## PE
module PE (
    input              clk,
    input              CIM_en,
    input              STDW,  
    input              STDR,  
    input        [5:0] STD_A,  
    input        [3:0] weight_in,  
    input      [255:0] act_in,  
    output reg   [3:0] weight_out,  
    output reg  [13:0] PSUM  
);
For scale: ~290 I/O pins, roughly 49000 sq um of cells after synthesis.
Settings: LEC_CHECK=0, ABC_AREA=1, CAP_MARGIN=20, CELL_PAD_IN_SITES_GLOBAL_PLACEMENT=2, CORE_MARGIN=2, CORE_UTILIZATION=18, CTS_CLUSTER_DIAMETER=303, GPL_TIMING_DRIVEN=0, SLEW_MARGIN=15, TNS_END_PERCENT=5; clock period 23.1 ns.
run.sh (not shown) runs the stock make flow with config.mk's settings and CLKGATE_MAP_FILE=.
The baseline finished clean.
Rerun with:
- CAP_MARGIN: 20 -> 40
- CORE_ASPECT_RATIO: unset -> 1.8
- CORE_UTILIZATION: 18 -> 37
- HOLD_SLACK_MARGIN: unset -> 0.07
- MIN_ROUTING_LAYER: unset -> met2
- SLEW_MARGIN: 15 -> 20
- TNS_END_PERCENT: 5 -> 45
The new run ran to the end with no violations.
Via count increases by 43%.
Worst setup slack improved by 0.083 ns.
First-iteration DRC count rises to 4.6 times its value.
Die size is lower by 51%.
Synthesized cell count does not change.
Maximum frequency rises by 0.42%.

---

Starting RTL as in the previous note.
Settings: LEC_CHECK=0, ABC_AREA=1, CAP_MARGIN=20, CELL_PAD_IN_SITES_DETAIL_PLACEMENT=1, CELL_PAD_IN_SITES_GLOBAL_PLACEMENT=1, CORE_ASPECT_RATIO=1.57, CORE_MARGIN=9, CORE_UTILIZATION=16, CTS_CLUSTER_DIAMETER=285, GPL_ROUTABILITY_DRIVEN=1, GPL_TIMING_DRIVEN=1, MAX_ROUTING_LAYER=met5, MIN_ROUTING_LAYER=met2, PLACE_DENSITY_LB_ADDON=0.25, SLEW_MARGIN=0, TNS_END_PERCENT=15; clock period 32.0 ns.
The baseline produced a clean layout.
==> next run, changes <==
Settings changed: ABC_AREA 1 to unset, CELL_PAD_IN_SITES_DETAIL_PLACEMENT 1 to unset, CELL_PAD_IN_SITES_GLOBAL_PLACEMENT 1 to unset, CORE_ASPECT_RATIO 1.57 to unset, CORE_MARGIN 9 to 2, CORE_UTILIZATION 16 to 25, CTS_CLUSTER_DIAMETER 285 to unset, GPL_ROUTABILITY_DRIVEN 1 to unset, GPL_TIMING_DRIVEN 1 to unset, MAX_ROUTING_LAYER met5 to unset, MIN_ROUTING_LAYER met2 to unset, PLACE_DENSITY_LB_ADDON 0.25 to unset, SLEW_MARGIN 0 to 20, TNS_END_PERCENT 15 to unset.
Clock period 32.0 ns to 27.0 ns, I/O delays scaled along.
Effect: The new run passed the timing, DRC and antenna checks. Wire length drops by 31%. Final cell count drops by 28%. Worst setup slack degrades by 2.6 ns. Hold slack loses 0.98 ns. Clock-buffer cell count went down by 1. Synthesized area came out lower by 3.2%.
==> next run, changes <==
Settings changed: ABC_AREA set to 1, CORE_UTILIZATION 25 to 72, CTS_CLUSTER_SIZE set to 96.
Clock period 27.0 ns to 7.17 ns, I/O delays scaled along.
The new run finished with setup timing left.
Non-clock buffer count increases by 563.
Setup slack loses 10 ns.
Routed wire length climbs by a few percent.
Hold slack degrades by 4.0 ns.
Global-route usage went up by 30 points.
Sequential cell count stays the same.
Critical path depth does not change.

---

PE again, from the RTL that the note above started with.
// PE
module PE (
    input              clk,
    input              CIM_en,
    input              STDW,  
    input              STDR,  
    input        [5:0] STD_A,  
    input        [3:0] weight_in,  
    input      [255:0] act_in,  
    output reg   [3:0] weight_out,  
    output reg  [13:0] PSUM  
);
export LEC_CHECK = 0
export CAP_MARGIN = 20
export CORE_MARGIN = 2
export CORE_UTILIZATION = 40
export SLEW_MARGIN = 20
create_clock -name core_clock -period 18.6 [get_ports {clk}]
Then changed:
--- a/flow/config.mk
+++ b/flow/config.mk
@@ -8,4 +8,4 @@
 export CAP_MARGIN = 20
 export CORE_MARGIN = 2
-export CORE_UTILIZATION = 40
+export CORE_UTILIZATION = 23
 export SLEW_MARGIN = 20
==> flow/constraint.sdc (replaced) <==
create_clock -name core_clock -period 22.6 [get_ports {clk}]
set_input_delay 4.5200 -clock core_clock [delete_from_list [all_inputs] [get_ports {clk}]]
set_output_delay 4.5200 -clock core_clock [all_outputs]
set_load 0.01 [all_outputs]
Synthesized cell count does not change.
Core utilization fell by 18 points.
Setup slack gets better by 2300 ps.
Flip-flop count stays the same.
Count of clock-buffer cells in the layout rose by 3.
Via count rose by 0.69%.
Final area rose by about 2.8%.
Routed wire length rose by 13%.
Die area rose by about 70%.
Then changed:
--- a/flow/config.mk
+++ b/flow/config.mk
@@ -6,6 +6,10 @@
 export NUM_CORES = 4
 export LEC_CHECK = 0
+export ABC_AREA = 1
 export CAP_MARGIN = 20
 export CORE_MARGIN = 2
-export CORE_UTILIZATION = 23
+export CORE_UTILIZATION = 72
+export CTS_CLUSTER_SIZE = 10
+export PLACE_DENSITY = 0.74
 export SLEW_MARGIN = 20
+export TNS_END_PERCENT = 5
==> flow/constraint.sdc (replaced) <==
create_clock -name core_clock -period 7.17 [get_ports {clk}]
set_input_delay 1.4340 -clock core_clock [delete_from_list [all_inputs] [get_ports {clk}]]
set_output_delay 1.4340 -clock core_clock [all_outputs]
set_load 0.01 [all_outputs]
With this change the flow finished but failed the layout checks on negative setup slack.
Count of clock-buffer cells in the layout came out lower by 1.
Hold slack is worse by 3000 ps.
Final area came out higher by 7.2%.
Synthesized area came out higher by about 3.3%.
Then changed:
==> flow/config.mk (replaced) <==
export PLATFORM = sky130hd
export DESIGN_NAME = PE
export DESIGN_NICKNAME = PE
export VERILOG_FILES = /design/flow/design.v
export SDC_FILE = /design/flow/constraint.sdc
export NUM_CORES = 4
export LEC_CHECK = 0
export CAP_MARGIN = 20
export CORE_MARGIN = 2
export CORE_UTILIZATION = 40
export SLEW_MARGIN = 20
==> flow/constraint.sdc (replaced) <==
create_clock -name core_clock -period 20.0 [get_ports {clk}]
set_input_delay 4.0000 -clock core_clock [delete_from_list [all_inputs] [get_ports {clk}]]
set_output_delay 4.0000 -clock core_clock [all_outputs]
set_load 0.01 [all_outputs]
After rerunning: The new run finished clean. Final area is lower by roughly a tenth. Worst setup slack improved by 6300 ps. Hold slack improved by 2400 ps. Die area is higher by well over a third. Global-route usage is lower by 22 points.
Then changed:
--- a/flow/config.mk
+++ b/flow/config.mk
@@ -6,6 +6,15 @@
 export NUM_CORES = 4
 export LEC_CHECK = 0
+export ABC_AREA = 1
 export CAP_MARGIN = 20
-export CORE_MARGIN = 2
+export CELL_PAD_IN_SITES_DETAIL_PLACEMENT = 2
+export CORE_ASPECT_RATIO = 1.41
+export CORE_MARGIN = 3
 export CORE_UTILIZATION = 40
-export SLEW_MARGIN = 20
+export CTS_CLUSTER_SIZE = 30
+export GPL_ROUTABILITY_DRIVEN = 1
+export HOLD_SLACK_MARGIN = 0.12
+export MAX_ROUTING_LAYER = met4
+export PLACE_DENSITY_LB_ADDON = 0.21
+export SETUP_SLACK_MARGIN = 0.66
+export SLEW_MARGIN = 40
Via count is higher by 33%.
Fmax is lower by 3.6%.
Die size is higher by 4.5%.
Then changed:
==> flow/config.mk (replaced) <==
export PLATFORM = sky130hd
export DESIGN_NAME = PE
export DESIGN_NICKNAME = PE
export VERILOG_FILES = /design/flow/design.v
export SDC_FILE = /design/flow/constraint.sdc
export NUM_CORES = 4
export LEC_CHECK = 0
export CAP_MARGIN = 20
export CORE_ASPECT_RATIO = 1.42
export CORE_MARGIN = 2
export CORE_UTILIZATION = 57
export CTS_CLUSTER_DIAMETER = 100
export CTS_CLUSTER_SIZE = 15
export PLACE_DENSITY = 0.41
export SLEW_MARGIN = 20
export TNS_END_PERCENT = 15
Outcome: Wire length decreases by 41%; worst setup slack improved by 810 ps; final area is lower by 5.5%; non-clock buffer count decreases by 8; fmax is higher by about 4.4%; worst hold slack gets better by 140 ps; die size is lower by about 32%.
